[run.sh]
#!/bin/bash
# the make line also repeats each setting of config.mk as NAME=value (left out here)
make -C /OpenROAD-flow-scripts/flow DESIGN_CONFIG=/design/flow/config.mk WORK_HOME=/design/flow/orfs CLKGATE_MAP_FILE= finish
[config.mk]
export PLATFORM = sky130hd
export DESIGN_NAME = breakout
export DESIGN_NICKNAME = breakout
export VERILOG_FILES = /design/flow/design.v
export SDC_FILE = /design/flow/constraint.sdc
export NUM_CORES = 4
export LEC_CHECK = 0
export CAP_MARGIN = 20
export CORE_MARGIN = 2
export CORE_UTILIZATION = 50
export SLEW_MARGIN = 20
[constraint.sdc]
create_clock -name core_clock -period 22.0 [get_ports {clk}]
set_input_delay 4.4000 -clock core_clock [delete_from_list [all_inputs] [get_ports {clk}]]
set_output_delay 4.4000 -clock core_clock [all_outputs]
set_load 0.01 [all_outputs]
[design.v]
module clk_divider(
    input clk,
    input reset,
    output clk_d
);
    parameter 
		limit = 32'hbaa;  
	 reg [31:0] counter;
	 reg clk_buf;
	 assign clk_d = clk_buf;
    always @ (posedge clk) begin
      if (reset) begin
        counter = 32'h0;
        clk_buf <= 1'b0;
      end
      else begin
        counter = counter + 1;
        if(counter == (limit / 2) ) begin
            clk_buf <= !clk_buf;
            counter = 32'h0;
        end
      end
    end
endmodule
module sinewave_rom_do (
    input [4:0] address,
    output reg [3:0] data
);
    always @ (address) begin
        case (address)
            5'h0: data = 4'h8;
            5'h1: data = 4'h9;
            5'h2: data = 4'hA;
            5'h3: data = 4'hC;
            5'h4: data = 4'hD;
            5'h5: data = 4'hE;
            5'h6: data = 4'hE;
            5'h7: data = 4'hF;
            5'h8: data = 4'hF;
            5'h9: data = 4'hF;
            5'ha: data = 4'hE;
            5'hb: data = 4'hE;
            5'hc: data = 4'hD;
            5'hd: data = 4'hC;
            5'he: data = 4'hA;
            5'hf: data = 4'h9;
            5'h10: data = 4'h7;
            5'h11: data = 4'h6;
            5'h12: data = 4'h5;
            5'h13: data = 4'h3;
            5'h14: data = 4'h2;
            5'h15: data = 4'h1;
            5'h16: data = 4'h1;
            5'h17: data = 4'h0;
            5'h18: data = 4'h0;
            5'h19: data = 4'h0;
            5'h1a: data = 4'h1;
            5'h1b: data = 4'h1;
            5'h1c: data = 4'h2;
            5'h1d: data = 4'h3;
            5'h1e: data = 4'h5;
            5'h1f: data = 4'h6;
            default: data = 4'hX;
        endcase
    end
endmodule
`timescale 1ns / 1ps
module Paddle(
    input btn_left,
    input btn_right,
    input reset,
    input clk,
    input tick,
    output [9:0] pos
    );
	reg [9:0] position;
	assign pos = position;
	always @ (posedge clk) begin
		if(reset)begin
			position <= 10'd270;  
		end
		else if(tick) begin
		if(btn_left && position > 10)begin
			position <= position - 10;
		end
		else if (btn_right && position < 640 - 100 - 10)begin
			position <= position + 10;
		end
		end
	end
endmodule
`timescale 1ns / 1ps
module ball(
	input [9:0] paddle_x,
   	input reset,
   	input start,
   	input clk,
	input tick,
  	output [9:0] x_out,
   	output [9:0] y_out,
	output erase_enable,
	output [5:0] e_pos,
	output reg [2:0] play_sound1,
	output reg [1:0] active_data
   	);
	parameter
		SCREEN_W = 640,
		SCREEN_H = 480,
		BALL_SIZE = 7,
		BLOCK_SPACING_X = 10'd40,
		BLOCK_SPACING_Y = 10'd20,
		FIRST_ROW_Y = 10'd40,
		SECOND_ROW_Y = 10'd90,		
		THIRD_ROW_Y = 10'd140,
		FOURTH_ROW_Y = 10'd190,
		FIFTH_ROW_Y = 10'd240,
		BLOCK_WIDTH = 10'd80,
		BLOCK_HEIGHT = 10'd30;
	reg [9:0] ball_x;	
	reg [9:0] ball_y;
	reg signed [9:0] ball_dx;
	reg signed [9:0] ball_dy;
	reg [9:0] ball_x_q;
	reg [9:0] ball_y_q;
	reg erase_e_q;
	reg [5:0] erase_pos_q;
	reg [2:0] snd;
	reg [1:0] adata;
	assign x_out = ball_x_q;
	assign y_out = ball_y_q;
	reg erase_e;
	reg [5:0] erase_pos;
	reg [5:0] address;
	reg win;
	reg [1:0] active [24:0];
	reg [9:0] temp1;
	reg [9:0] temp2;
	reg [5:0] i;
	reg start_movement;
	assign e_pos = erase_pos_q;
	assign erase_enable = erase_e_q;
	always @ (posedge clk) begin
		ball_x = ball_x_q;
		ball_y = ball_y_q;
		erase_e = erase_e_q;
		erase_pos = erase_pos_q;
		snd = play_sound1;
		adata = active_data;
		if(reset)begin
			ball_x = 10'd270;
			ball_y = 10'd440 - BALL_SIZE;
			ball_dx = -10'd1;
			ball_dy = -10'd1;
			start_movement = 0;
			erase_e = 0;
			address = 6'd0;
			snd = 3'b000;
			for (i = 0; i < 20; i = i + 1) begin
				active[i] = 0;			
			end
		end
		else if(tick) begin
		erase_e = 0;
		if(start)
			start_movement = 1;
		if(!start_movement)begin
			ball_x = paddle_x + BALL_SIZE + 10'd40;
		end
		if(start_movement)begin
			if((ball_x) <= 0 || ball_x >= SCREEN_W - BALL_SIZE)  
			begin
				ball_dx = ball_dx * -1;
			end
			if(ball_y <= 1)  
			begin
				snd = 3'b001;
				ball_dy = ball_dy * -1;
			end
			if(ball_y > SCREEN_H - BALL_SIZE)  
			begin
				snd = 3'b100;
				ball_dy = 0;
			end	
			address = address + 10'd1;
			if(address >= 10'd10)
				address = 10'd0;
				if (address<5) begin
					temp1 = FIRST_ROW_Y;	
					temp2 = BLOCK_SPACING_X + (BLOCK_WIDTH + BLOCK_SPACING_X) *address;			
				end
				else if (address < 10) begin
					temp1 = SECOND_ROW_Y;
					temp2 = BLOCK_SPACING_X + (BLOCK_WIDTH + BLOCK_SPACING_X) *(address-5);
				end
				if(active[address] < 3) begin
					if(
						(ball_y >= temp1  && ball_y <= (temp1 + BLOCK_HEIGHT) )  && 
						(( (ball_x + BALL_SIZE) >= (temp2) && (ball_x - BALL_SIZE) <= temp2 ) 
							||	
							( (ball_x + BALL_SIZE) >= (temp2 + BLOCK_WIDTH) && (ball_x - BALL_SIZE) <= (temp2 + BLOCK_WIDTH) )
							)
					) begin
						erase_e = 1;
						erase_pos = address;
						ball_dx = ball_dx * -1;
						active[address] = active[address] + 1;
						snd = active[address];
						adata = active[address];
					end
					else if ( (ball_x >= temp2 && ball_x <= (temp2 + BLOCK_WIDTH)) && 
					(( (ball_y + BALL_SIZE) >= (temp1) && (ball_y - BALL_SIZE) <= temp1 ) || 
						( (ball_y + BALL_SIZE) >= (temp1 + BLOCK_HEIGHT) && (ball_y - BALL_SIZE) <= (temp1 + BLOCK_HEIGHT) )
					))
					begin
						erase_e = 1;
						erase_pos = address;
						ball_dy = ball_dy * -1;
						active[address] = active[address] + 1;
						snd = active[address];
						adata = active[address];
					end
				end
				if (address<5) begin
					temp1 = THIRD_ROW_Y;	
					temp2 = BLOCK_SPACING_X + (BLOCK_WIDTH + BLOCK_SPACING_X) *(address);			
				end
				else if (address < 10) begin
					temp1 = FOURTH_ROW_Y;
					temp2 = BLOCK_SPACING_X + (BLOCK_WIDTH + BLOCK_SPACING_X) *(address-5);
				end
				if(active[address + 10'd10] < 3) begin
					if(
						(ball_y >= temp1  && ball_y <= (temp1 + BLOCK_HEIGHT) )  && 
						(( (ball_x + BALL_SIZE) >= (temp2) && (ball_x - BALL_SIZE) <= temp2 ) 
							||	
							( (ball_x + BALL_SIZE) >= (temp2 + BLOCK_WIDTH) && (ball_x - BALL_SIZE) <= (temp2 + BLOCK_WIDTH) )
							)
					) begin
						erase_e = 1;
						erase_pos = address + 10'd10;
						ball_dx = ball_dx * -1;
						active[address + 10'd10] = active[address + 10'd10] + 1;
						snd = active[address + 10'd10];
						adata = active[address + 10'd10];
					end
					else if ( (ball_x >= temp2 && ball_x <= (temp2 + BLOCK_WIDTH)) && 
					(( (ball_y + BALL_SIZE) >= (temp1) && (ball_y - BALL_SIZE) <= temp1 ) || 
						( (ball_y + BALL_SIZE) >= (temp1 + BLOCK_HEIGHT) && (ball_y - BALL_SIZE) <= (temp1 + BLOCK_HEIGHT) )
					))
					begin
						erase_e = 1;
						erase_pos = address + 10'd10;
						ball_dy = ball_dy * -1;
						active[address + 10'd10] = active[address + 10'd10] + 1;
						snd = active[address + 10'd10];
						adata = active[address + 10'd10];
					end
				end
			win = 1;
			for (i = 0; i < 20; i = i + 1) begin
					if (active[i] < 3)
						win = 0;
			end
			if( ball_dy > 0 && (ball_x > paddle_x && ball_x < (paddle_x + 100)) && ( ( (ball_y + BALL_SIZE) >= 10'd439 && (ball_y - BALL_SIZE) < 10'd440) ) )  
			begin
				ball_dy = ball_dy * -1;
				snd = 3'b100;
				if ((ball_x < paddle_x + 25 || ball_x > paddle_x + 75) && (ball_dx == 1 || ball_dx == -1)) begin
					ball_dx = ball_dx * 2;
				end
				else if (ball_dx == 2) begin
					ball_dx = 1;
				end
				else if (ball_dx == -2) begin
					ball_dx = -1;
				end
			end
			if (win) begin
				ball_dx = 10'd0;
				ball_dy = 10'd0;
			end
			ball_x = ball_x + ball_dx;
			ball_y = ball_y + ball_dy;
		end
		end
		ball_x_q <= ball_x;
		ball_y_q <= ball_y;
		erase_e_q <= erase_e;
		erase_pos_q <= erase_pos;
		play_sound1 <= snd;
		active_data <= adata;
	end
endmodule
`timescale 1ns / 1ps
module VGA(
   input clk,
   output reg [5:0] RGB,
   output reg hsync,
   output reg vsync,
	output [9:0] hor_count,
	output [9:0] ver_count,
	input [2:0] rgb_in,
	input [9:0] paddle_pos,
	input [9:0] ball_x,
	input [9:0] ball_y,
	input reset,
	input active_write_enable,
	input [5:0] active_position,
	input [1:0] active_data
);
	parameter
		BALL_SIZE = 7,
		BLOCK_SPACING_X = 10'd40,
		BLOCK_WIDTH = 10'd80,
		BLOCK_HEIGHT = 10'd30,
		FIRST_ROW_Y = 10'd40,
		SECOND_ROW_Y = 10'd90,		
		THIRD_ROW_Y = 10'd140,
		FOURTH_ROW_Y = 10'd190,
		FIFTH_ROW_Y = 10'd240;
	reg [9:0] hcount;
	reg [9:0] vcount;
	assign hor_count = hcount;
	assign ver_count = vcount;
	reg [9:0] data_x [19:0];
	reg [9:0] data_y [19:0];
	reg [2:0] active [19:0];
	reg [4:0] i;
	reg [4:0] j;
	reg [5:0] block_colors [24:0];
	always @ (posedge clk) begin
		if(active_write_enable)
			active[active_position] <= active_data;
		if (reset) begin
			for (i = 0; i < 20; i = i + 1) begin
				if(i < 5) begin
					data_x[i] <= BLOCK_SPACING_X + (BLOCK_SPACING_X + BLOCK_WIDTH) * i;
					data_y[i] <= FIRST_ROW_Y;
					block_colors[i] <= 6'b001001;
					active[i] <= 0;
				end
				else if (i < 10) begin
					data_x[i] <= BLOCK_SPACING_X + ((BLOCK_SPACING_X + BLOCK_WIDTH) * (i-5));
					data_y[i] <= SECOND_ROW_Y;					
					block_colors[i] <= 6'b110101;
					active[i] <= 0;
				end
				else if (i < 15) begin
					data_x[i] <= BLOCK_SPACING_X + ((BLOCK_SPACING_X + BLOCK_WIDTH) * (i-10));
					data_y[i] <= THIRD_ROW_Y;					
					block_colors[i] <= 6'b011111;
					active[i] <= 0;
				end
				else if (i < 20) begin
					data_x[i] <= BLOCK_SPACING_X + ((BLOCK_SPACING_X + BLOCK_WIDTH) * (i-15));
					data_y[i] <= FOURTH_ROW_Y;					
					block_colors[i] <= 6'b100101;
					active[i] <= 0;
				end
				else if (i < 25) begin
					data_x[i] <= BLOCK_SPACING_X + ((BLOCK_SPACING_X + BLOCK_WIDTH) * (i-20));
					data_y[i] <= FIFTH_ROW_Y;					
					block_colors[i] <= 6'b000010;
					active[i] <= 0;
				end
			end
		end
	end
    always @ ( posedge clk)
    begin 
      if (reset) begin
        hcount = 0;
        vcount = 0;
        hsync = 1;
        vsync = 1;
        RGB = 6'b000;
      end
      else begin
      if (hcount == 799) begin
            hcount = 0;
            if (vcount == 524) begin
                vcount = 0;
				end
            else begin
                vcount = vcount + 1;
            end
			end
        else begin
            hcount = hcount + 1;
        end
        if (vcount >= 490 && vcount < 492) begin
            vsync = 0;
        end
        else begin
            vsync = 1;
        end
        if (hcount >= 656 && hcount < 752) begin
            hsync = 0;
        end
        else begin
            hsync = 1;
        end
        if (hcount < 640 && vcount < 480) begin
            RGB = 6'b000; 
        		if(vcount >= ball_y && vcount <= (ball_y + BALL_SIZE) 
        			&& hcount >= ball_x && hcount <= (ball_x + BALL_SIZE) )
        			RGB = 6'b111000; 
				if(vcount > 440 && vcount < 450 && 
					hcount > paddle_pos && hcount < paddle_pos + 100)begin 
					RGB = 6'b100001; 
				end
				else begin
				for (j = 0; j < 20; j = j + 1) begin
						if(active[j] != 2'b11 && (vcount >= data_y[j] && vcount <= (data_y[j] + BLOCK_HEIGHT)) 
							&& hcount >= data_x[j] && hcount <= (data_x[j] + BLOCK_WIDTH))
						begin
							RGB = block_colors[j] + active[j] + 6'b000001;
						end
				end
				end
        end
        else begin
            RGB = 6'b000;
        end
      end
    end
endmodule
`timescale 1ns / 1ps
module breakout(
		input clk,
		input reset_button,
		input start_button,
		input left_button,
		input right_button,
		input ball_tick,
		input paddle_tick,
		output [5:0] RGB,
		output hsync,
		output vsync,
		output [3:0] tono
    );
	wire [5:0] rgb;
	wire hs;
	wire vs;
	wire [9:0] hcount; 
	wire [9:0] vcount;
	wire [9:0] paddle_pos;
	wire [9:0] ball_x;
	wire [9:0] ball_y;
	wire erase_enable;
	wire [5:0] erase_pos;	
	Paddle pd(left_button, right_button, reset_button, clk, paddle_tick, paddle_pos);
	wire [2:0] data;
	wire [2:0] play_sound1;
	wire [1:0] active_data;
	ball bola(paddle_pos, reset_button, start_button, clk, ball_tick, ball_x, ball_y, erase_enable, erase_pos, play_sound1, active_data);
	assign data = 3'b000;
	VGA vga(clk, rgb, hs, vs, hcount, vcount, data, paddle_pos, ball_x, ball_y, reset_button, erase_enable, erase_pos, active_data);
	assign RGB = rgb;
	assign hsync = hs;
	assign vsync = vs;
	wire clk_out_do;
	wire clk_out_re;
	wire clk_out_mi;
	wire clk_out_sol;
	clk_divider #(.limit(32'hBAA)) clk_do (
			.clk(clk),
			.reset(reset_button),
			.clk_d(clk_out_do)
	);
	clk_divider #(.limit(32'hA64)) clk_re (
			.clk(clk),
			.reset(reset_button),
			.clk_d(clk_out_re)
	);
	clk_divider #(.limit(32'h941)) clk_mi (
			.clk(clk),
			.reset(reset_button),
			.clk_d(clk_out_mi)
	);
	clk_divider #(.limit(32'h7C9)) clk_sol ( 
			.clk(clk),
			.reset(reset_button),
			.clk_d(clk_out_sol)
	);
	reg [4:0] address_audio;
	reg temp;
	reg temp_prev;
	sinewave_rom_do rom_tono(address_audio, tono);
	always @(posedge clk) 
	begin
		if (reset_button)
			address_audio <= 5'd0;
		else if (temp && !temp_prev)
			address_audio <= address_audio + 1;
	end	
	always @ (posedge clk) begin
		if (reset_button) begin
			temp <= 0;
			temp_prev <= 0;
		end
		else begin
			temp_prev <= temp;
			case(play_sound1)
				3'b001: temp <= clk_out_do;
				3'b010: temp <= clk_out_re;
				3'b011: temp <= clk_out_mi;
				3'b100: temp <= clk_out_sol;
				default: temp <= 0;
			endcase
		end
	end
endmodule
==> impl_metrics.ini, run 1 <==
; physical design summary
[run_status]
result_of_the_run = no timing/DRC/antenna violations

[logic_synthesis]
synthesized_instance_count = 4290
xor_area_frac = 0.0868
post_synth_num_cell_types = 117
top_area_frac = 0.195
yosys-mux-area-fraction = 0.0179
simple_gate_area_frac = 0.251
leading_cell_types_by_total_area_after_synthesis = dfxtp_1 19%, ha_1 15%, nor2_1 5.9%, xnor2_1 5.1%, nand2_1 4.8%
adder_share_synth = 0.155
synth.largest_area_cell = dfxtp_1
yosys_area_mm2 = 0.0328
async_reset_ff_frac = 0
enable_flop_cells = 27
list_of_most_frequent_post_synthesis_cells = 512 x nor2_1, 421 x nand2_1, 387 x ha_1
yosys.area_share.aoi = 0.225
sequential_area_share_after_synthesis = 0.220
synth_area_per_cell_um2 = 7.64
ys_warn_count = 13
netlist.top_cell.by_instances = nor2_1
yosys_register_bits = 346
synth-cells-yosys = 4290
syn-cell-area_mm2 = 0.0328
ys_top_logic_family = simple AND/OR/NAND/NOR gates
ys_dominant_reg_cell = dfxtp_1

[setup_path]
critical_path.slowest_cell = o21ai_0
criticalPathCategory = flip-flop to flip-flop
timing.critical_path.arrival_ps = 19620
worst_path_most_repeated_cell = ha_1
stages_on_the_worst_setup_path = 67
regToRegStartpoint = bola.address[0]
end_kind = flip-flop
worst-path-max-fanout = 15
reg2reg_slack_ps = 2890
worst_setup_path_start_kind = flip-flop
critical_path.reg2reg.endpoint = bola.ball_x_q[9]
reg2reg_depth = 67
timing.critical_path.buf_inv = 9
worst_setup_path_startpoint = bola.address[0]
crit_end = bola.ball_x_q[9]
crit_required_ps = 22510
critical_path.top_delay_family = AND-OR/OR-AND gates
critical-path-max-stage-delay_ps = 770

[placement]
port-buffer-count = 18
post-place-cells = 5030
post_dp_cell_area_mm2 = 0.0337
detailedPlace.worstSlack_ps = 3440
routabilityCongestion = 1.01
hpwlAfterDp_um = 78700

[global_route]
grt_first_pass_wirelength_um = 165000
grt_pass1_vias = 29100
antenna_found_initial = 3
largest_net_degree_at_the_start_of_global_routing = 77
grt_overflow_total = 0
track_usage = 0.306

[final_timing]
timing.final.ws_setup_ps = 2890
hold_violations = 0
final.hold.worst_slack_ps = 451
relSlewSlack = 0.258
grt_setup_unrepaired = false
clock_skew_ps = 34.2
max_clock_freq_mhz = 52.3
tightest_pin_transition_ps = 1110
tns_setup_ps = 0
maxSlewViolCount = 0
min_period_over_period = 0.868
total_setup_violations_reported_at_the_end_of_the_flow = 0
timing.final.crit_period_ps = 19110

[clocking]
clock.latency.late_pin_ps = 620
tritoncts = built
clock_tree.root_cell = clkbuf_16
htree_levels = 2
ctsHoldBuffers = 0
cts-resized-gates = 0
clkTransAtPathRegs_ps = 60
cts_setup_buffers = 0
cts-root-to-sink-buffers = 3
numCtsBuffers = 45
clock-sinks = 346

[floorplan]
design.core.area_mm2 = 0.0646
num_rows = 93
io_pins = 19
fp.dieArea_mm2 = 0.0676
dieHeight_um = 260
die_width_um = 260
fp-utilization = 0.507

[hold_path]
hp-class = flip-flop to flip-flop
holdCritStartpoint = bola.temp1[3]
worst_hold_path.num_cells = 1

[detailed_routing]
count_of_inserted_antenna_diode_cells = 0
wire_per_inst_um = 20.7
postRouteWirelength_um = 106000
firstDrtPassIters = 8
dr_total_vias = 31800
dr_vias_cell = 6.22
drcViolationCount = 0
drtAntennaViolNets = 0
initialDrtViolationCount = 3495

[pwr]
power_switching_mw = 1.89
top_power_group = combinational logic
power.combinational.fraction = 0.604
power.share.switching = 0.478
p_per_area_mw_per_mm2 = 112
pwr-share-seq = 0.195
comb-power_mw = 2.39
reported_clock_group_power_mw = 0.792
finalPower_mw = 3.96
clockPowerShare = 0.200
powerSeq_mw = 0.773
power.static_leakage_nw = 14.0
peakVddDrop_uv = 85.7
internal_power_summed_over_all_cells_mw = 2.07

[layout]
fin_cells = 5111
layout.nets = 4628
final_core_utilization = 0.546
layout_area_overhead_pct = 7.58
final_design_area_no_fill_mm2 = 0.0352

[run]
stage_log_warnings = 85
drv_cap = 0
layer usage:
| metal | part of all wire | track usage | wire length [um] |
|---|---|---|---|
| met1 | 0.47 | 0.436 | 49500 |
| met2 | 0.43 | 0.469 | 45000 |
| met3 | 0.075 | 0.0504 | 7920 |
| met4 | 0.031 | 0.0939 | 3250 |
| met5 | 0.00014 | 0 | 15 |
cell type report:
type | instances | area, um2
Sequential cell | 346 | 7200
Timing Repair Buffer | 68 | 557
Fill cell | 6338 | 29300
Inverter | 178 | 668
Clock inverter | 15 | 228
Clock buffer | 66 | 1360
Multi-Input combinational cell | 3583 | 24200
Tap cell | 855 | 1070
==> run 2: changes to the inputs <==
- CORE_UTILIZATION: 50 -> 66
- SETUP_SLACK_MARGIN: not set -> -0.59
- clock period: 22.0 -> 12.4 ns (I/O delays scaled with it)
==> impl_metrics.ini, run 2 <==
; physical design summary
[detailed_routing]
dr_total_vias = 34900
dr_vias_cell = 6.63
initialDrtViolationCount = 4003
drcViolationCount = 0
drtAntennaViolNets = 0
firstDrtPassIters = 10
wire_per_inst_um = 20.7
postRouteWirelength_um = 109000

[clocking]
numCtsBuffers = 41
clock-sinks = 346
clock.latency.late_pin_ps = 590
clock_tree.root_cell = clkbuf_16
cts-root-to-sink-buffers = 3
clkTransAtPathRegs_ps = 60
tritoncts = built
htree_levels = 2
ctsHoldBuffers = 0

[pwr]
internal_power_summed_over_all_cells_mw = 4.61
peakVddDrop_uv = 360
p_per_area_mw_per_mm2 = 217
power.combinational.fraction = 0.678
top_power_group = combinational logic
pwr-share-seq = 0.165
reported_clock_group_power_mw = 1.30
powerSeq_mw = 1.38
clockPowerShare = 0.156
power.static_leakage_nw = 15.9
power.share.switching = 0.447
power_switching_mw = 3.72
comb-power_mw = 5.65

[final_timing]
final.hold.worst_slack_ps = 454
min_period_over_period = 1.07
hold_violations = 0
tightest_pin_transition_ps = 1280
max_clock_freq_mhz = 75.5
clock_skew_ps = 13.3
timing.final.ws_setup_ps = -849
tns_setup_ps = -5660
maxSlewViolCount = 0
total_setup_violations_reported_at_the_end_of_the_flow = 12
timing.final.crit_period_ps = 13250
relSlewSlack = 0.135
grt_setup_unrepaired = true

[logic_synthesis]
yosys_area_mm2 = 0.0328
yosys.area_share.aoi = 0.225
simple_gate_area_frac = 0.251
yosys_register_bits = 346
syn-cell-area_mm2 = 0.0328
sequential_area_share_after_synthesis = 0.220
top_area_frac = 0.195
netlist.top_cell.by_instances = nor2_1
yosys-mux-area-fraction = 0.0179
ys_warn_count = 13
post_synth_num_cell_types = 117
ys_top_logic_family = simple AND/OR/NAND/NOR gates
adder_share_synth = 0.155
enable_flop_cells = 27
synthesized_instance_count = 4290
async_reset_ff_frac = 0
synth.largest_area_cell = dfxtp_1
list_of_most_frequent_post_synthesis_cells = 512 x nor2_1, 421 x nand2_1, 387 x ha_1
synth_area_per_cell_um2 = 7.64
xor_area_frac = 0.0868
synth-cells-yosys = 4290
ys_dominant_reg_cell = dfxtp_1
leading_cell_types_by_total_area_after_synthesis = dfxtp_1 19%, ha_1 15%, nor2_1 5.9%, xnor2_1 5.1%, nand2_1 4.8%

[setup_path]
reg2reg_depth = 70
criticalPathCategory = flip-flop to flip-flop
critical_path.slowest_cell = or4_4
regToRegStartpoint = bola.address[1]
worst-path-max-fanout = 6
stages_on_the_worst_setup_path = 70
worst_setup_path_startpoint = bola.address[1]
end_kind = flip-flop
timing.critical_path.buf_inv = 11
critical_path.reg2reg.endpoint = bola.ball_x_q[9]
worst_path_most_repeated_cell = buf_4
crit_required_ps = 12910
timing.critical_path.arrival_ps = 13760
reg2reg_slack_ps = -850
critical-path-max-stage-delay_ps = 520
critical_path.top_delay_family = AND-OR/OR-AND gates
worst_setup_path_start_kind = flip-flop
crit_end = bola.ball_x_q[9]

[hold_path]
holdCritStartpoint = clk_mi.counter[0]
whs_endpoint = clk_mi.counter[0]
hp-class = flip-flop to flip-flop
worst_hold_path.num_cells = 1

[run_status]
result_of_the_run = complete, but fails checks
layout.failed_checks = negative setup slack

[placement]
routabilityCongestion = 1.12
hpwlAfterDp_um = 80200
post_dp_cell_area_mm2 = 0.0363
port-buffer-count = 18
detailedPlace.worstSlack_ps = -1050

[global_route]
antenna_found_initial = 2
track_usage = 0.408
grt_pass1_vias = 31900
grt_overflow_total = 0
largest_net_degree_at_the_start_of_global_routing = 100
grt_first_pass_wirelength_um = 168000

[layout]
final_design_area_no_fill_mm2 = 0.0384
layout_area_overhead_pct = 17.1
layout.nets = 4981
final_core_utilization = 0.784

[floorplan]
num_rows = 81
fp-utilization = 0.669
design.core.area_mm2 = 0.0490
io_pins = 19
die_width_um = 227
fp.dieArea_mm2 = 0.0514
dieHeight_um = 227

[run]
stage_log_warnings = 90
drv_cap = 0
-- run 2: area by class of cell --
type | instances | area [um2]
Tap cell | 664 | 831
Antenna cell | 1 | 2.50
Clock buffer | 59 | 1170
Clock inverter | 15 | 259
Inverter | 178 | 673
Multi-Input combinational cell | 3583 | 24900
Sequential cell | 346 | 7200
Fill cell | 3720 | 10600
Timing Repair Buffer | 425 | 3340
-- run 2: metrics by stage --
stage / total power, mW / std cells
global route: 8.83 / 5270
floorplan: 4.48 / 4292
global placement: 6.33 / 5172
detailed placement: 6.43 / 5172
CTS: 7.81 / 5251
finish: 8.33 / 5271
-- run 2: routing by layer --
metal / routed length [um] / global-route usage
met1: 44200 / 0.537
met2: 47900 / 0.650
met3: 11900 / 0.0841
met4: 5210 / 0.168
met5: 13 / 0
-- run 2: repair_timing --
| action | 4_1_cts | 5_1_grt |
|---|---|---|
| pin swaps | 16 | 84 |
| gates resized | 27 | 83 |
| setup endpoints to repair | 9 | 13 |
| setup buffers | 7 | 26 |
| gates cloned | 0 | 1 |
==> run 3: changes to the inputs <==
- ABC_AREA: not set -> 0
- CAP_MARGIN: 20 -> 40
- CELL_PAD_IN_SITES_GLOBAL_PLACEMENT: not set -> 3
- CORE_MARGIN: 2 -> 9
- CORE_UTILIZATION: 66 -> 64
- GPL_TIMING_DRIVEN: not set -> 0
- MIN_ROUTING_LAYER: not set -> met2
- PLACE_DENSITY_LB_ADDON: not set -> 0.28
- SETUP_SLACK_MARGIN: -0.59 -> 0.69
- clock period: 12.4 -> 12.9 ns (I/O delays scaled with it)
==> impl_metrics.ini, run 3 <==
; yosys + openroad results
[run_status]
result_of_the_run = aborted with a tool error
failing_step = global placement without I/O
error_line = [ERROR FLW-0024] Place density exceeds 1.0 (current PLACE_DENSITY_LB_ADDON =  0.28). Please check if the value of  PLACE_DENSITY_LB_ADDON is between 0 and 0.99.

[logic_synthesis]
adder_share_synth = 0.155
synth-cells-yosys = 4290
synth.largest_area_cell = dfxtp_1
ys_top_logic_family = simple AND/OR/NAND/NOR gates
post_synth_num_cell_types = 117
netlist.top_cell.by_instances = nor2_1
yosys_area_mm2 = 0.0328
simple_gate_area_frac = 0.251
ys_dominant_reg_cell = dfxtp_1
yosys-mux-area-fraction = 0.0179
synth_area_per_cell_um2 = 7.64
syn-cell-area_mm2 = 0.0328
synthesized_instance_count = 4290
leading_cell_types_by_total_area_after_synthesis = dfxtp_1 19%, ha_1 15%, nor2_1 5.9%, xnor2_1 5.1%, nand2_1 4.8%
list_of_most_frequent_post_synthesis_cells = 512 x nor2_1, 421 x nand2_1, 387 x ha_1
ys_warn_count = 13
enable_flop_cells = 27
async_reset_ff_frac = 0
sequential_area_share_after_synthesis = 0.220
yosys.area_share.aoi = 0.225
top_area_frac = 0.195
xor_area_frac = 0.0868
yosys_register_bits = 346

[floorplan]
num_rows = 82
dieHeight_um = 244
design.core.area_mm2 = 0.0504
fp.dieArea_mm2 = 0.0597
die_width_um = 244
fp-utilization = 0.650
==> run 4: changes to the inputs <==
- ABC_AREA: 0 -> 1
- CAP_MARGIN: 40 -> 20
- CELL_PAD_IN_SITES_GLOBAL_PLACEMENT: 3 -> not set
- CORE_MARGIN: 9 -> 2
- GPL_TIMING_DRIVEN: 0 -> not set
- MIN_ROUTING_LAYER: met2 -> not set
- PLACE_DENSITY_LB_ADDON: 0.28 -> not set
- SETUP_SLACK_MARGIN: 0.69 -> 0.94
- clock period: 12.9 -> 12.5 ns (I/O delays scaled with it)
==> impl_metrics.ini, run 4 <==
; physical design summary
[run_status]
result_of_the_run = no timing/DRC/antenna violations

[floorplan]
fp-utilization = 0.646
die_width_um = 229
design.core.area_mm2 = 0.0501
num_rows = 82
io_pins = 19
dieHeight_um = 229
fp.dieArea_mm2 = 0.0523

[pwr]
clockPowerShare = 0.125
comb-power_mw = 7.45
pwr-share-seq = 0.138
powerSeq_mw = 1.40
power_switching_mw = 5.36
peakVddDrop_uv = 257
internal_power_summed_over_all_cells_mw = 4.75
reported_clock_group_power_mw = 1.26
power.combinational.fraction = 0.737
top_power_group = combinational logic
p_per_area_mw_per_mm2 = 278
power.static_leakage_nw = 17.2
power.share.switching = 0.531

[logic_synthesis]
synth.largest_area_cell = dfxtp_1
yosys_register_bits = 346
synth-cells-yosys = 4873
sequential_area_share_after_synthesis = 0.223
top_area_frac = 0.197
enable_flop_cells = 27
yosys-mux-area-fraction = 0
ys_dominant_reg_cell = dfxtp_1
synth_area_per_cell_um2 = 6.64
leading_cell_types_by_total_area_after_synthesis = dfxtp_1 20%, ha_1 15%, nand2_1 10%, inv_1 8.7%, nor2_1 7.0%
ys_top_logic_family = simple AND/OR/NAND/NOR gates
simple_gate_area_frac = 0.286
adder_share_synth = 0.157
list_of_most_frequent_post_synthesis_cells = 904 x nand2_1, 753 x inv_1, 604 x nor2_1
netlist.top_cell.by_instances = nand2_1
yosys.area_share.aoi = 0.156
syn-cell-area_mm2 = 0.0323
yosys_area_mm2 = 0.0323
async_reset_ff_frac = 0
ys_warn_count = 13
post_synth_num_cell_types = 81
synthesized_instance_count = 4873
xor_area_frac = 0.0697

[detailed_routing]
initialDrtViolationCount = 2913
dr_vias_cell = 5.80
postRouteWirelength_um = 97300
drcViolationCount = 0
dr_total_vias = 32900
drtAntennaViolNets = 0
wire_per_inst_um = 17.1
firstDrtPassIters = 9

[setup_path]
crit_required_ps = 13030
critical_path.top_delay_family = simple AND/OR/NAND/NOR gates
worst-path-max-fanout = 9
reg2reg_slack_ps = 1200
worst_setup_path_start_kind = input pin
end_kind = flip-flop
reg2reg_depth = 85
worst_setup_path_startpoint = start_button
critical_path.slowest_cell = clkdlybuf4s50_1
timing.critical_path.buf_inv = 14
criticalPathCategory = input pin to flip-flop
crit_end = bola.ball_x_q[9]
timing.critical_path.arrival_ps = 11850
critical-path-max-stage-delay_ps = 550
critical_path.reg2reg.endpoint = bola.ball_x_q[9]
regToRegStartpoint = bola.address[0]
stages_on_the_worst_setup_path = 64
worst_path_most_repeated_cell = nand2_1

[layout]
layout_area_overhead_pct = 12.4
fin_cells = 5680
logic_cell_area_mm2 = 0.0226
final_design_area_no_fill_mm2 = 0.0363
number_of_fill_cells_in_the_layout = 4380
area.sequential_mm2 = 0.00721
layout.nets = 5380

[hold_path]
worst_hold_path.num_cells = 1
whs_endpoint = clk_mi.counter[0]
hp-class = flip-flop to flip-flop
holdCritStartpoint = clk_mi.counter[0]

[clocking]
ctsHoldBuffers = 0
clock_tree.root_cell = clkbuf_16
clkTransAtPathRegs_ps = 60
numCtsBuffers = 41
clock-sinks = 346
clock.latency.late_pin_ps = 610
htree_levels = 2
cts-root-to-sink-buffers = 3
tritoncts = built

[placement]
post-place-cells = 5539
hpwlAfterDp_um = 72000
post_dp_cell_area_mm2 = 0.0334
port-buffer-count = 18
routabilityCongestion = 1.05

[final_timing]
final.hold.worst_slack_ps = 447
clock_skew_ps = 41.2
min_period_over_period = 0.906
grt_setup_unrepaired = true
maxSlewViolCount = 0
tightest_pin_transition_ps = 1090
total_setup_violations_reported_at_the_end_of_the_flow = 0
max_clock_freq_mhz = 88.3
relSlewSlack = 0.274
hold_violations = 0
timing.final.crit_period_ps = 11320
tns_setup_ps = 0

[global_route]
grt_overflow_total = 0
antenna_found_initial = 2
grt_first_pass_wirelength_um = 154000
track_usage = 0.355
grt_pass1_vias = 30400
largest_net_degree_at_the_start_of_global_routing = 93

[run]
drv_cap = 0
stage_log_warnings = 88
[run 4: through the flow]
stage                      util  power, mW  worst slack [ps]
after floorplan               -       5.78              1230
after global placement    0.667       7.33               151
after detailed placement  0.667       7.40              -187
after CTS                 0.701       8.84               977
after global routing      0.726       10.9               557
final                     0.726       10.1              1180
[run 4: area by class of cell]
cell class	count	area share
Multi-Input combinational cell	3654	0.621
Sequential cell	346	0.198
Inverter	776	0.0808
Timing Repair Buffer	155	0.0376
Clock buffer	52	0.0308
Tap cell	672	0.0231
Clock inverter	24	0.00809
Antenna cell	1	0.0000689
[run 4: layer usage]
layer  part of all wire  up-vias  track usage  wire length (um)
li1                   -    16300            -                 -
met1               0.42    14900        0.459             40900
met2               0.45     1365        0.587             44000
met3              0.080      325       0.0500              7740
met4              0.047        4        0.159              4550
met5            0.00030        -            0                29
[run 4: what timing repair did]
action | 4_1_cts | 5_1_grt
gates resized | 53 | 209
setup buffers | 9 | 49
cloned | 2 | 4
endpoints found under the setup margin | 16 | 18
pin swaps | 11 | 77
==> run 5: changes to the inputs <==
- CELL_PAD_IN_SITES_DETAIL_PLACEMENT: not set -> 0
- CELL_PAD_IN_SITES_GLOBAL_PLACEMENT: not set -> 0
- CORE_ASPECT_RATIO: not set -> 0.97
- CORE_UTILIZATION: 64 -> 72
- CTS_CLUSTER_DIAMETER: not set -> 381
- GPL_ROUTABILITY_DRIVEN: not set -> 1
- HOLD_SLACK_MARGIN: not set -> 0.27
- MAX_ROUTING_LAYER: not set -> met4
- PLACE_DENSITY_LB_ADDON: not set -> 0.09
- SETUP_SLACK_MARGIN: 0.94 -> 0.63
- clock period: 12.5 -> 12.2 ns (I/O delays scaled with it)
==> impl_metrics.ini, run 5 <==
; physical design summary
[run_status]
result_of_the_run = no timing/DRC/antenna violations

[clocking]
ctsHoldBuffers = 0
htree_levels = 2
tritoncts = built
numCtsBuffers = 39
clock.latency.late_pin_ps = 590
cts-root-to-sink-buffers = 3
clkTransAtPathRegs_ps = 60
clock-sinks = 346
clock_tree.root_cell = clkbuf_16

[detailed_routing]
dr_vias_cell = 6.15
firstDrtPassIters = 7
postRouteWirelength_um = 102000
drtAntennaViolNets = 0
count_of_inserted_antenna_diode_cells = 0
wire_per_inst_um = 18.3
dr_total_vias = 34400
drcViolationCount = 0
initialDrtViolationCount = 4163

[logic_synthesis]
yosys_register_bits = 346
sequential_area_share_after_synthesis = 0.223
list_of_most_frequent_post_synthesis_cells = 904 x nand2_1, 753 x inv_1, 604 x nor2_1
async_reset_ff_frac = 0
netlist.top_cell.by_instances = nand2_1
adder_share_synth = 0.157
yosys-mux-area-fraction = 0
syn-cell-area_mm2 = 0.0323
yosys_area_mm2 = 0.0323
xor_area_frac = 0.0697
ys_warn_count = 13
synthesized_instance_count = 4873
leading_cell_types_by_total_area_after_synthesis = dfxtp_1 20%, ha_1 15%, nand2_1 10%, inv_1 8.7%, nor2_1 7.0%
yosys.area_share.aoi = 0.156
simple_gate_area_frac = 0.286
enable_flop_cells = 27
top_area_frac = 0.197
synth-cells-yosys = 4873
post_synth_num_cell_types = 81
ys_dominant_reg_cell = dfxtp_1
synth.largest_area_cell = dfxtp_1
synth_area_per_cell_um2 = 6.64
ys_top_logic_family = simple AND/OR/NAND/NOR gates

[pwr]
peakVddDrop_uv = 256
clockPowerShare = 0.128
power.static_leakage_nw = 17.2
top_power_group = combinational logic
power.share.switching = 0.534
comb-power_mw = 7.64
pwr-share-seq = 0.136
power_switching_mw = 5.55
power.combinational.fraction = 0.735
internal_power_summed_over_all_cells_mw = 4.84
powerSeq_mw = 1.41
p_per_area_mw_per_mm2 = 289
reported_clock_group_power_mw = 1.33

[global_route]
grt_overflow_total = 0
largest_net_degree_at_the_start_of_global_routing = 74
grt_first_pass_wirelength_um = 157000
antenna_found_initial = 0
track_usage = 0.427
grt_pass1_vias = 31600

[final_timing]
clock_skew_ps = 30.1
timing.final.ws_setup_ps = 430
max_clock_freq_mhz = 85.0
hold_violations = 0
relSlewSlack = 0.278
total_setup_violations_reported_at_the_end_of_the_flow = 0
grt_setup_unrepaired = true
maxSlewViolCount = 0
tns_setup_ps = 0
timing.final.crit_period_ps = 11770
min_period_over_period = 0.965
tightest_pin_transition_ps = 1080

[floorplan]
fp-utilization = 0.728
io_pins = 19
num_rows = 76
die_width_um = 219
design.core.area_mm2 = 0.0444
dieHeight_um = 213
fp.dieArea_mm2 = 0.0466

[setup_path]
timing.critical_path.buf_inv = 17
worst-path-max-fanout = 8
reg2reg_slack_ps = 430
reg2reg_depth = 79
timing.critical_path.arrival_ps = 12230
critical_path.top_delay_family = simple AND/OR/NAND/NOR gates
end_kind = flip-flop
crit_end = bola.ball_y_q[9]
criticalPathCategory = flip-flop to flip-flop
critical_path.reg2reg.endpoint = bola.ball_y_q[9]
critical-path-max-stage-delay_ps = 600
crit_required_ps = 12660
regToRegStartpoint = bola.address[0]
worst_setup_path_start_kind = flip-flop
worst_path_most_repeated_cell = inv_1
stages_on_the_worst_setup_path = 79
worst_setup_path_startpoint = bola.address[0]
critical_path.slowest_cell = fa_1

[hold_path]
whs_endpoint = clk_mi.counter[0]
worst_hold_path.num_cells = 1
hp-class = flip-flop to flip-flop
holdCritStartpoint = clk_mi.counter[0]

[layout]
final_core_utilization = 0.811
number_of_fill_cells_in_the_layout = 3162
logic_cell_area_mm2 = 0.0224
fin_cells = 5586
area.sequential_mm2 = 0.00721
layout_area_overhead_pct = 11.3
layout.nets = 5376
final_design_area_no_fill_mm2 = 0.0360

[placement]
routabilityCongestion = 1.11
post_dp_cell_area_mm2 = 0.0333
post-place-cells = 5454
hpwlAfterDp_um = 72200
port-buffer-count = 18
detailedPlace.worstSlack_ps = -368

[run]
stage_log_warnings = 86
drv_cap = 0
[run 5: metal layers]
metal,up-vias,track usage,share of wire
met5,-,-,0
met2,1974,0.679,0.44
met3,522,0.0762,0.11
met4,0,0.210,0.061
met1,15600,0.525,0.39
li1,16300,-,-
[run 5: layout make-up]
cell class              instances  share of cell area
repair buffers                155              0.0366
well taps                     585              0.0203
clock inverters                25              0.0106
flip-flops and latches        346               0.200
inverters                     776              0.0813
multi-input cells            3652               0.622
clock buffers                  47              0.0291
[run 5: timing repair]
| item | 4_1_cts | 5_1_grt |
|---|---|---|
| gates resized | 60 | 155 |
| gates cloned | 1 | 2 |
| setup buffers | 15 | 41 |
| endpoints found under the setup margin | 17 | 18 |
| pin swaps | 14 | 85 |
| endpoints found under the hold margin | 0 | 0 |
[run 5: stage by stage]
step,total power [mW],hold WS (ps)
5_1_grt,11.0,485
3_5_place_dp,7.57,438
2_1_floorplan,5.92,417
6_report,10.4,452
3_3_place_gp,7.43,429
4_1_cts,9.18,453
==> run 6: changes to the inputs <==
- ABC_AREA: 1 -> not set
- CELL_PAD_IN_SITES_DETAIL_PLACEMENT: 0 -> 1
- CELL_PAD_IN_SITES_GLOBAL_PLACEMENT: 0 -> 1
- CORE_ASPECT_RATIO: 0.97 -> not set
- CORE_MARGIN: 2 -> 8
- CORE_UTILIZATION: 72 -> 40
- CTS_CLUSTER_DIAMETER: 381 -> 318
- GPL_ROUTABILITY_DRIVEN: 1 -> not set
- HOLD_SLACK_MARGIN: 0.27 -> 0.07
- PLACE_DENSITY_LB_ADDON: 0.09 -> not set
- SETUP_SLACK_MARGIN: 0.63 -> -1.58
- SLEW_MARGIN: 20 -> 40
- clock period: 12.2 -> 40.0 ns (I/O delays scaled with it)
==> impl_metrics.ini, run 6 <==
; physical design summary
[clocking]
numCtsBuffers = 47
htree_levels = 2
tritoncts = built
clock-sinks = 346
clkTransAtPathRegs_ps = 50
cts_setup_buffers = 0
clock.latency.late_pin_ps = 610
ctsHoldBuffers = 0
cts-resized-gates = 0
clock_tree.root_cell = clkbuf_16
cts-root-to-sink-buffers = 3

[logic_synthesis]
post_synth_num_cell_types = 117
enable_flop_cells = 27
synth_area_per_cell_um2 = 7.64
ys_dominant_reg_cell = dfxtp_1
yosys-mux-area-fraction = 0.0179
synth-cells-yosys = 4290
ys_warn_count = 13
syn-cell-area_mm2 = 0.0328
list_of_most_frequent_post_synthesis_cells = 512 x nor2_1, 421 x nand2_1, 387 x ha_1
async_reset_ff_frac = 0
top_area_frac = 0.195
leading_cell_types_by_total_area_after_synthesis = dfxtp_1 19%, ha_1 15%, nor2_1 5.9%, xnor2_1 5.1%, nand2_1 4.8%
adder_share_synth = 0.155
synth.largest_area_cell = dfxtp_1
yosys_area_mm2 = 0.0328
xor_area_frac = 0.0868
synthesized_instance_count = 4290
netlist.top_cell.by_instances = nor2_1
sequential_area_share_after_synthesis = 0.220
yosys.area_share.aoi = 0.225
simple_gate_area_frac = 0.251
ys_top_logic_family = simple AND/OR/NAND/NOR gates
yosys_register_bits = 346

[pwr]
powerSeq_mw = 0.427
reported_clock_group_power_mw = 0.444
comb-power_mw = 1.35
top_power_group = combinational logic
power_switching_mw = 1.07
clockPowerShare = 0.200
power.static_leakage_nw = 14.2
p_per_area_mw_per_mm2 = 62.2
power.combinational.fraction = 0.608
power.share.switching = 0.482
pwr-share-seq = 0.192
peakVddDrop_uv = 51.3
internal_power_summed_over_all_cells_mw = 1.15
finalPower_mw = 2.23

[hold_path]
hp-class = flip-flop to flip-flop
holdCritStartpoint = clk_mi.counter[0]
whs_endpoint = clk_mi.counter[0]
worst_hold_path.num_cells = 1

[setup_path]
worst_setup_path_startpoint = start_button
critical-path-max-stage-delay_ps = 680
timing.critical_path.arrival_ps = 21970
regToRegStartpoint = bola.address[0]
end_kind = flip-flop
crit_required_ps = 40520
critical_path.reg2reg.endpoint = bola.ball_x_q[9]
worst-path-max-fanout = 24
reg2reg_slack_ps = 20890
timing.critical_path.buf_inv = 6
stages_on_the_worst_setup_path = 53
criticalPathCategory = input pin to flip-flop
critical_path.slowest_cell = a41o_1
worst_setup_path_start_kind = input pin
reg2reg_depth = 64
worst_path_most_repeated_cell = a21oi_1
crit_end = bola.ball_x_q[9]
critical_path.top_delay_family = AND-OR/OR-AND gates

[final_timing]
min_period_over_period = 0.536
relSlewSlack = 0.330
maxSlewViolCount = 0
clock_skew_ps = 22.1
grt_setup_unrepaired = false
tns_setup_ps = 0
final.hold.worst_slack_ps = 454
timing.final.crit_period_ps = 21440
hold_violations = 0
max_clock_freq_mhz = 46.6
total_setup_violations_reported_at_the_end_of_the_flow = 0
tightest_pin_transition_ps = 997
timing.final.ws_setup_ps = 18560

[layout]
final_design_area_no_fill_mm2 = 0.0358
layout_area_overhead_pct = 9.22
number_of_fill_cells_in_the_layout = 10100
layout.nets = 4642
final_core_utilization = 0.439
fin_cells = 5346
area.sequential_mm2 = 0.00720
logic_cell_area_mm2 = 0.0242

[floorplan]
fp-utilization = 0.402
die_width_um = 302
io_pins = 19
num_rows = 105
fp.dieArea_mm2 = 0.0913
dieHeight_um = 302
design.core.area_mm2 = 0.0816

[detailed_routing]
dr_total_vias = 32100
initialDrtViolationCount = 2372
postRouteWirelength_um = 122000
drtAntennaViolNets = 0
drcViolationCount = 0
detail_route.wirelength.met1_um = 60300
highest-signal-layer = met4
wire_per_inst_um = 22.9
detailroute.wirelength.met2_um = 53200
dr_wl_met3_um = 5910
firstDrtPassIters = 5
dr_vias_cell = 6.01

[placement]
detailedPlace.worstSlack_ps = 18110
hpwlAfterDp_um = 93500
routabilityCongestion = 0.960
port-buffer-count = 18
post_dp_cell_area_mm2 = 0.0341
post-place-cells = 5255

[global_route]
track_usage = 0.268
grt_pass1_vias = 31800
grt_first_pass_wirelength_um = 190000
grt_overflow_total = 0
largest_net_degree_at_the_start_of_global_routing = 75
antenna_found_initial = 2

[run]
stage_log_warnings = 86
drv_cap = 0

[run_status]
result_of_the_run = no timing/DRC/antenna violations
==> run 6: layout make-up <==
| class | instances | area share |
|---|---|---|
| flip-flops and latches | 346 | 0.201 |
| repair buffers | 80 | 0.0194 |
| clock inverters | 23 | 0.00752 |
| diodes | 1 | 0.0000699 |
| inverters | 178 | 0.0187 |
| multi-input cells | 3583 | 0.677 |
| well taps | 1070 | 0.0374 |
| clock buffers | 65 | 0.0385 |
==> run 6: per-layer routing <==
metal | track usage | vias up
li1 | - | 15500
met1 | 0.376 | 15800
met2 | 0.412 | 696
met3 | 0.0273 | 182
met4 | 0.0643 | 0
met5 | - | -
==> run 7: changes to the inputs <==
- ABC_AREA: not set -> 1
- CELL_PAD_IN_SITES_DETAIL_PLACEMENT: 1 -> not set
- CELL_PAD_IN_SITES_GLOBAL_PLACEMENT: 1 -> not set
- CORE_MARGIN: 8 -> 2
- CORE_UTILIZATION: 40 -> 72
- CTS_CLUSTER_DIAMETER: 318 -> 379
- HOLD_SLACK_MARGIN: 0.07 -> not set
- PLACE_DENSITY_LB_ADDON: not set -> 0.2
- SETUP_SLACK_MARGIN: -1.58 -> 0.63
- SLEW_MARGIN: 40 -> 20
- clock period: 40.0 -> 12.4 ns (I/O delays scaled with it)
==> impl_metrics.ini, run 7 <==
; physical design summary
[run_status]
result_of_the_run = no timing/DRC/antenna violations

[hold_path]
worst_hold_path.num_cells = 1
hp-class = flip-flop to flip-flop
whs_endpoint = clk_mi.counter[0]
holdCritStartpoint = clk_mi.counter[0]

[pwr]
p_per_area_mw_per_mm2 = 290
internal_power_summed_over_all_cells_mw = 4.85
clockPowerShare = 0.115
peakVddDrop_uv = 312
reported_clock_group_power_mw = 1.21
power.combinational.fraction = 0.751
top_power_group = combinational logic
power.share.switching = 0.539
powerSeq_mw = 1.41
power.static_leakage_nw = 17.2
comb-power_mw = 7.90
pwr-share-seq = 0.134
power_switching_mw = 5.67

[setup_path]
end_kind = flip-flop
timing.critical_path.buf_inv = 16
regToRegStartpoint = bola.address[0]
critical_path.slowest_cell = fa_1
critical_path.top_delay_family = simple AND/OR/NAND/NOR gates
reg2reg_slack_ps = 320
critical-path-max-stage-delay_ps = 530
reg2reg_depth = 88
worst_setup_path_startpoint = bola.address[0]
worst_path_most_repeated_cell = nand2_1
worst-path-max-fanout = 6
worst_setup_path_start_kind = flip-flop
timing.critical_path.arrival_ps = 12600
crit_required_ps = 12920
stages_on_the_worst_setup_path = 88
criticalPathCategory = flip-flop to flip-flop
crit_end = bola.ball_y_q[9]
critical_path.reg2reg.endpoint = bola.ball_y_q[9]

[detailed_routing]
initialDrtViolationCount = 3722
count_of_inserted_antenna_diode_cells = 0
dr_vias_cell = 6.17
drcViolationCount = 0
firstDrtPassIters = 9
drtAntennaViolNets = 0
wire_per_inst_um = 18.1
dr_total_vias = 34500
postRouteWirelength_um = 102000

[clocking]
clock.latency.late_pin_ps = 590
ctsHoldBuffers = 0
clkTransAtPathRegs_ps = 60
htree_levels = 2
numCtsBuffers = 40
clock-sinks = 346
cts-root-to-sink-buffers = 3
tritoncts = built
clock_tree.root_cell = clkbuf_16

[final_timing]
final.hold.worst_slack_ps = 447
relSlewSlack = 0.265
timing.final.crit_period_ps = 12080
clock_skew_ps = 20.1
total_setup_violations_reported_at_the_end_of_the_flow = 0
tightest_pin_transition_ps = 1090
timing.final.ws_setup_ps = 317
maxSlewViolCount = 0
max_clock_freq_mhz = 82.8
grt_setup_unrepaired = true
min_period_over_period = 0.974
hold_violations = 0

[placement]
port-buffer-count = 18
routabilityCongestion = 1.14
post-place-cells = 5459
detailedPlace.worstSlack_ps = -188
post_dp_cell_area_mm2 = 0.0333
hpwlAfterDp_um = 71400

[logic_synthesis]
xor_area_frac = 0.0697
enable_flop_cells = 27
yosys.area_share.aoi = 0.156
adder_share_synth = 0.157
post_synth_num_cell_types = 81
ys_warn_count = 13
syn-cell-area_mm2 = 0.0323
top_area_frac = 0.197
synth.largest_area_cell = dfxtp_1
yosys_register_bits = 346
netlist.top_cell.by_instances = nand2_1
synthesized_instance_count = 4873
ys_top_logic_family = simple AND/OR/NAND/NOR gates
synth-cells-yosys = 4873
ys_dominant_reg_cell = dfxtp_1
sequential_area_share_after_synthesis = 0.223
leading_cell_types_by_total_area_after_synthesis = dfxtp_1 20%, ha_1 15%, nand2_1 10%, inv_1 8.7%, nor2_1 7.0%
simple_gate_area_frac = 0.286
yosys-mux-area-fraction = 0
synth_area_per_cell_um2 = 6.64
async_reset_ff_frac = 0
list_of_most_frequent_post_synthesis_cells = 904 x nand2_1, 753 x inv_1, 604 x nor2_1
yosys_area_mm2 = 0.0323

[floorplan]
design.core.area_mm2 = 0.0443
fp-utilization = 0.730
dieHeight_um = 216
num_rows = 77
die_width_um = 216
io_pins = 19
fp.dieArea_mm2 = 0.0466

[layout]
final_design_area_no_fill_mm2 = 0.0362
layout_area_overhead_pct = 12.1
layout.nets = 5388
logic_cell_area_mm2 = 0.0226
area.sequential_mm2 = 0.00721
fin_cells = 5602
number_of_fill_cells_in_the_layout = 3135

[run]
stage_log_warnings = 87
drv_cap = 0

[global_route]
grt_overflow_total = 0
track_usage = 0.415
largest_net_degree_at_the_start_of_global_routing = 74
grt_pass1_vias = 31800
antenna_found_initial = 0
grt_first_pass_wirelength_um = 155000
==> run 7: layer usage <==
metal | share of wire | vias to the layer above | track usage | wire (um)
met3 | 0.10 | 651 | 0.0778 | 10400
met4 | 0.070 | 0 | 0.222 | 7080
li1 | - | 16300 | - | -
met2 | 0.44 | 1994 | 0.669 | 45200
met5 | 0 | - | - | 0
met1 | 0.38 | 15600 | 0.490 | 39000
==> run 7: timing repair <==
| item | 4_1_cts | 5_1_grt |
|---|---|---|
| endpoints found under the setup margin | 14 | 18 |
| pin swaps | 9 | 102 |
| resized | 43 | 204 |
| setup buffers | 9 | 57 |
| cloned | 2 | 5 |
==> run 7: final cells by class <==
| class | count | share of cell area |
|---|---|---|
| Clock buffer | 52 | 0.0300 |
| Clock inverter | 18 | 0.00666 |
| Inverter | 776 | 0.0810 |
| Multi-Input combinational cell | 3654 | 0.623 |
| Sequential cell | 346 | 0.199 |
| Tap cell | 592 | 0.0204 |
| Timing Repair Buffer | 163 | 0.0400 |
| Timing Repair inverter | 1 | 0.000207 |
==> run 7: through the flow <==
stage	util	TNS, ps	power [mW]
global route	0.818	-280	11.1
global placement	0.751	0	7.34
floorplan	-	0	5.82
finish	0.818	0	10.5
CTS	0.788	0	8.93
detailed placement	0.751	-200	7.49
==> run 8: changes to the inputs <==
- CELL_PAD_IN_SITES_DETAIL_PLACEMENT: not set -> 0
- CELL_PAD_IN_SITES_GLOBAL_PLACEMENT: not set -> 0
- CORE_ASPECT_RATIO: not set -> 0.97
- CTS_CLUSTER_DIAMETER: 379 -> 29
- GPL_ROUTABILITY_DRIVEN: not set -> 1
- HOLD_SLACK_MARGIN: not set -> 0.27
- PLACE_DENSITY_LB_ADDON: 0.2 -> 0.08
- SETUP_SLACK_MARGIN: 0.63 -> 3.25
- SLEW_MARGIN: 20 -> 10
- clock period: 12.4 -> 12.2 ns (I/O delays scaled with it)
==> impl_metrics.ini, run 8 <==
; yosys + openroad results
[run_status]
result_of_the_run = aborted with a tool error
failing_step = global routing

[clocking]
cts-root-to-sink-buffers = 3
clock-sinks = 346
numCtsBuffers = 82
ctsHoldBuffers = 0
htree_levels = 3
clock_tree.root_cell = clkbuf_16

[logic_synthesis]
simple_gate_area_frac = 0.286
enable_flop_cells = 27
sequential_area_share_after_synthesis = 0.223
post_synth_num_cell_types = 81
synthesized_instance_count = 4873
xor_area_frac = 0.0697
leading_cell_types_by_total_area_after_synthesis = dfxtp_1 20%, ha_1 15%, nand2_1 10%, inv_1 8.7%, nor2_1 7.0%
ys_top_logic_family = simple AND/OR/NAND/NOR gates
yosys_area_mm2 = 0.0323
yosys_register_bits = 346
syn-cell-area_mm2 = 0.0323
ys_dominant_reg_cell = dfxtp_1
async_reset_ff_frac = 0
adder_share_synth = 0.157
list_of_most_frequent_post_synthesis_cells = 904 x nand2_1, 753 x inv_1, 604 x nor2_1
yosys.area_share.aoi = 0.156
synth_area_per_cell_um2 = 6.64
netlist.top_cell.by_instances = nand2_1
ys_warn_count = 13
synth.largest_area_cell = dfxtp_1
top_area_frac = 0.197
synth-cells-yosys = 4873
yosys-mux-area-fraction = 0

[placement]
port-buffer-count = 18
post_dp_cell_area_mm2 = 0.0335
routabilityCongestion = 1.10
detailedPlace.worstSlack_ps = -13.0
hpwlAfterDp_um = 73100
post-place-cells = 5446

[floorplan]
design.core.area_mm2 = 0.0444
io_pins = 19
dieHeight_um = 213
num_rows = 76
die_width_um = 219
fp-utilization = 0.728
fp.dieArea_mm2 = 0.0466
run 8: what timing repair did:
action                                 in CTS
gates resized                             240
endpoints found under the hold margin       0
setup endpoints to repair                  95
setup buffers                             129
pin swaps                                 103
cloned                                      6
==> run 9: changes to the inputs <==
- ABC_AREA: 1 -> not set
- CELL_PAD_IN_SITES_DETAIL_PLACEMENT: 0 -> not set
- CELL_PAD_IN_SITES_GLOBAL_PLACEMENT: 0 -> not set
- CORE_ASPECT_RATIO: 0.97 -> not set
- CORE_UTILIZATION: 72 -> 40
- CTS_CLUSTER_DIAMETER: 29 -> not set
- GPL_ROUTABILITY_DRIVEN: 1 -> not set
- HOLD_SLACK_MARGIN: 0.27 -> not set
- MAX_ROUTING_LAYER: met4 -> not set
- PLACE_DENSITY_LB_ADDON: 0.08 -> not set
- SETUP_SLACK_MARGIN: 3.25 -> not set
- SLEW_MARGIN: 10 -> 20
- clock period: 12.2 -> 22.0 ns (I/O delays scaled with it)
==> impl_metrics.ini, run 9 <==
; physical design summary
[layout]
layout.nets = 4626
number_of_fill_cells_in_the_layout = 8208
fin_cells = 5313
layout_area_overhead_pct = 8.05

[setup_path]
regToRegStartpoint = bola.address[0]
worst-path-max-fanout = 15
worst_setup_path_start_kind = flip-flop
reg2reg_slack_ps = 3150
end_kind = flip-flop
reg2reg_depth = 67
crit_required_ps = 22490
timing.critical_path.buf_inv = 9
worst_path_most_repeated_cell = ha_1
critical_path.slowest_cell = o21ai_0
crit_end = bola.ball_x_q[9]
criticalPathCategory = flip-flop to flip-flop
critical_path.reg2reg.endpoint = bola.ball_x_q[9]
worst_setup_path_startpoint = bola.address[0]
timing.critical_path.arrival_ps = 19340
critical_path.top_delay_family = AND-OR/OR-AND gates
stages_on_the_worst_setup_path = 67
critical-path-max-stage-delay_ps = 740

[floorplan]
die_width_um = 290
dieHeight_um = 290
io_pins = 19
design.core.area_mm2 = 0.0808
num_rows = 104
fp.dieArea_mm2 = 0.0842
fp-utilization = 0.405

[clocking]
htree_levels = 2
clock.latency.late_pin_ps = 620
clkTransAtPathRegs_ps = 60
tritoncts = built
numCtsBuffers = 43
clock-sinks = 346
cts-root-to-sink-buffers = 3
cts-resized-gates = 0
clock_tree.root_cell = clkbuf_16
ctsHoldBuffers = 0
cts_setup_buffers = 0

[logic_synthesis]
yosys-mux-area-fraction = 0.0179
ys_warn_count = 13
yosys_register_bits = 346
synthesized_instance_count = 4290
synth.largest_area_cell = dfxtp_1
simple_gate_area_frac = 0.251
ys_top_logic_family = simple AND/OR/NAND/NOR gates
synth_area_per_cell_um2 = 7.64
leading_cell_types_by_total_area_after_synthesis = dfxtp_1 19%, ha_1 15%, nor2_1 5.9%, xnor2_1 5.1%, nand2_1 4.8%
adder_share_synth = 0.155
async_reset_ff_frac = 0
yosys_area_mm2 = 0.0328
xor_area_frac = 0.0868
post_synth_num_cell_types = 117
top_area_frac = 0.195
yosys.area_share.aoi = 0.225
ys_dominant_reg_cell = dfxtp_1
sequential_area_share_after_synthesis = 0.220
list_of_most_frequent_post_synthesis_cells = 512 x nor2_1, 421 x nand2_1, 387 x ha_1
syn-cell-area_mm2 = 0.0328
synth-cells-yosys = 4290
netlist.top_cell.by_instances = nor2_1
enable_flop_cells = 27

[final_timing]
tightest_pin_transition_ps = 1130
grt_setup_unrepaired = false
timing.final.crit_period_ps = 18850
total_setup_violations_reported_at_the_end_of_the_flow = 0
relSlewSlack = 0.237
clock_skew_ps = 48.3
hold_violations = 0
tns_setup_ps = 0
max_clock_freq_mhz = 53.1
min_period_over_period = 0.857
maxSlewViolCount = 0

[pwr]
power.share.switching = 0.479
pwr-share-seq = 0.199
reported_clock_group_power_mw = 0.756
comb-power_mw = 2.36
p_per_area_mw_per_mm2 = 110
power.static_leakage_nw = 14.0
internal_power_summed_over_all_cells_mw = 2.03
peakVddDrop_uv = 76.2
top_power_group = combinational logic
power.combinational.fraction = 0.607
power_switching_mw = 1.87
clockPowerShare = 0.194
powerSeq_mw = 0.775

[global_route]
antenna_found_initial = 1
grt_overflow_total = 0
track_usage = 0.240
grt_first_pass_wirelength_um = 165000
largest_net_degree_at_the_start_of_global_routing = 71
grt_pass1_vias = 29400

[detailed_routing]
wire_per_inst_um = 19.8
count_of_inserted_antenna_diode_cells = 0
firstDrtPassIters = 6
drcViolationCount = 0
postRouteWirelength_um = 105000
dr_total_vias = 31600
dr_vias_cell = 5.95
initialDrtViolationCount = 2844
drtAntennaViolNets = 0

[hold_path]
whs_endpoint = clk_mi.counter[0]
holdCritStartpoint = clk_mi.counter[0]
hp-class = flip-flop to flip-flop
worst_hold_path.num_cells = 1

[run]
drv_cap = 0
stage_log_warnings = 85

[placement]
port-buffer-count = 18
post-place-cells = 5235
hpwlAfterDp_um = 78800
routabilityCongestion = 0.982

[run_status]
result_of_the_run = no timing/DRC/antenna violations
run 9: cell type report:
class | instances | area [um2] | area share
Clock inverter | 19 | 264 | 0.00746
Multi-Input combinational cell | 3583 | 24200 | 0.682
Sequential cell | 346 | 7200 | 0.203
Inverter | 178 | 668 | 0.0189
Clock buffer | 59 | 1230 | 0.0346
Timing Repair Buffer | 68 | 557 | 0.0157
Tap cell | 1060 | 1330 | 0.0375
run 9: through the flow:
| step | utilization | hold slack (ps) | instance area [um2] | setup WS [ps] | power [mW] |
|---|---|---|---|---|---|
| 6_report | 0.438 | 450 | 35400 | 3150 | 3.89 |
| 4_1_cts | 0.438 | 451 | 35400 | 3460 | 3.87 |
| 3_3_place_gp | 0.420 | 435 | 33900 | 4310 | 3.09 |
| 2_1_floorplan | - | 418 | 32800 | 7280 | 2.49 |
| 3_5_place_dp | 0.420 | 443 | 33900 | 3600 | 3.10 |
| 5_1_grt | 0.438 | 469 | 35400 | 1790 | 4.19 |
run 9: per-layer routing:
metal,vias up,track usage,share of wire
li1,15500,-,-
met3,232,0.0354,0.067
met5,-,0,0.00012
met1,14900,0.329,0.46
met4,2,0.0777,0.032
met2,1052,0.387,0.44
==> run 10: changes to the inputs <==
- CELL_PAD_IN_SITES_DETAIL_PLACEMENT: not set -> 1
- CELL_PAD_IN_SITES_GLOBAL_PLACEMENT: not set -> 0
- CORE_ASPECT_RATIO: not set -> 0.97
- CORE_MARGIN: 2 -> 7
- CORE_UTILIZATION: 40 -> 43
- CTS_CLUSTER_DIAMETER: not set -> 37
- GPL_ROUTABILITY_DRIVEN: not set -> 1
- HOLD_SLACK_MARGIN: not set -> 0.15
- PLACE_DENSITY_LB_ADDON: not set -> 0.22
- TNS_END_PERCENT: not set -> 70
- clock period: 22.0 -> 12.4 ns (I/O delays scaled with it)
==> impl_metrics.ini, run 10 <==
; physical design summary
[logic_synthesis]
leading_cell_types_by_total_area_after_synthesis = dfxtp_1 19%, ha_1 15%, nor2_1 5.9%, xnor2_1 5.1%, nand2_1 4.8%
synth.largest_area_cell = dfxtp_1
top_area_frac = 0.195
xor_area_frac = 0.0868
yosys-mux-area-fraction = 0.0179
sequential_area_share_after_synthesis = 0.220
post_synth_num_cell_types = 117
enable_flop_cells = 27
ys_warn_count = 13
async_reset_ff_frac = 0
yosys_area_mm2 = 0.0328
list_of_most_frequent_post_synthesis_cells = 512 x nor2_1, 421 x nand2_1, 387 x ha_1
syn-cell-area_mm2 = 0.0328
simple_gate_area_frac = 0.251
synthesized_instance_count = 4290
synth-cells-yosys = 4290
netlist.top_cell.by_instances = nor2_1
synth_area_per_cell_um2 = 7.64
adder_share_synth = 0.155
yosys_register_bits = 346
ys_dominant_reg_cell = dfxtp_1
yosys.area_share.aoi = 0.225
ys_top_logic_family = simple AND/OR/NAND/NOR gates

[pwr]
peakVddDrop_uv = 196
powerSeq_mw = 1.38
internal_power_summed_over_all_cells_mw = 5.64
power.combinational.fraction = 0.639
power.share.switching = 0.448
reported_clock_group_power_mw = 2.31
pwr-share-seq = 0.135
comb-power_mw = 6.54
power.static_leakage_nw = 17.0
finalPower_mw = 10.2
power_switching_mw = 4.59
clockPowerShare = 0.226
p_per_area_mw_per_mm2 = 249
top_power_group = combinational logic

[clocking]
clock.latency.late_pin_ps = 650
clock_tree.root_cell = clkbuf_16
htree_levels = 3
numCtsBuffers = 80
cts-root-to-sink-buffers = 3
clkTransAtPathRegs_ps = 60
clock-sinks = 346
tritoncts = built
ctsHoldBuffers = 0

[layout]
layout.nets = 5081
layout_area_overhead_pct = 25.6

[setup_path]
critical_path.reg2reg.endpoint = bola.ball_x_q[9]
worst_path_most_repeated_cell = buf_4
reg2reg_slack_ps = -1030
regToRegStartpoint = bola.address[1]
worst_setup_path_startpoint = bola.address[1]
reg2reg_depth = 72
worst_setup_path_start_kind = flip-flop
crit_end = bola.ball_x_q[9]
stages_on_the_worst_setup_path = 72
crit_required_ps = 12930
critical-path-max-stage-delay_ps = 570
critical_path.top_delay_family = AND-OR/OR-AND gates
timing.critical_path.arrival_ps = 13960
end_kind = flip-flop
timing.critical_path.buf_inv = 11
criticalPathCategory = flip-flop to flip-flop
worst-path-max-fanout = 5
critical_path.slowest_cell = or4b_4

[placement]
detailedPlace.worstSlack_ps = -1200
port-buffer-count = 18
routabilityCongestion = 1.04
hpwlAfterDp_um = 95800

[global_route]
track_usage = 0.304
largest_net_degree_at_the_start_of_global_routing = 69
grt_pass1_vias = 37300
grt_first_pass_wirelength_um = 209000
grt_overflow_total = 0
antenna_found_initial = 1

[detailed_routing]
dr_wl_met3_um = 11300
wire_per_inst_um = 24.3
postRouteWirelength_um = 140000
dr_total_vias = 36800
detailroute.wirelength.met2_um = 63700
highest-signal-layer = met4
initialDrtViolationCount = 2859
drcViolationCount = 0
dr_vias_cell = 6.39
drtAntennaViolNets = 0
firstDrtPassIters = 6
detail_route.wirelength.met1_um = 57000

[floorplan]
design.core.area_mm2 = 0.0753
fp-utilization = 0.435
num_rows = 99
fp.dieArea_mm2 = 0.0841
io_pins = 19
die_width_um = 294
dieHeight_um = 286

[run]
stage_log_warnings = 88
drv_cap = 0

[run_status]
layout.failed_checks = negative setup slack
result_of_the_run = complete, but fails checks

[hold_path]
whs_endpoint = clk_mi.counter[0]
holdCritStartpoint = clk_mi.counter[0]
worst_hold_path.num_cells = 1
hp-class = flip-flop to flip-flop

[final_timing]
hold_violations = 0
relSlewSlack = 0.202
maxSlewViolCount = 0
max_clock_freq_mhz = 74.5
tightest_pin_transition_ps = 1180
grt_setup_unrepaired = true
min_period_over_period = 1.08
timing.final.crit_period_ps = 13430
timing.final.ws_setup_ps = -1030
total_setup_violations_reported_at_the_end_of_the_flow = 14
clock_skew_ps = 25.5
## run 10: what timing repair did
action,in CTS,in global routing
buffers inserted,34,28
gates cloned,0,1
pin swaps,63,57
gates resized,83,81
endpoints found under the setup margin,17,20
## run 10: layout make-up
| type | count | area (um2) |
|---|---|---|
| fill | 9166 | 34200 |
| multi-input combinational | 3583 | 25300 |
| sequential | 346 | 7200 |
| timing repair buffer | 486 | 3810 |
| clock buffer | 91 | 2150 |
| tap | 1010 | 1260 |
| clock inverter | 59 | 779 |
| inverter | 178 | 673 |
| antenna | 1 | 2.50 |
## run 10: through the flow
step           hold slack (ps)   util  std cells  area (um2)  setup TNS (ps)
3_5_place_dp               444  0.491       5550       37000           -9000
3_3_place_gp               431  0.491       5550       37000           -3850
4_1_cts                    457  0.539       5733       40600           -3050
2_1_floorplan              418      -       4292       33200           -2690
5_1_grt                    478  0.546       5753       41100          -12950
6_report                   450  0.546       5754       41100           -7310
## run 10: per-layer routing
layer,vias up,global-route usage
met2,1691,0.493
met1,18000,0.387
met3,619,0.0604
li1,16400,-
met5,-,0
met4,0,0.138
Power figures rest on the tool's default switching activity, not on a simulated workload.
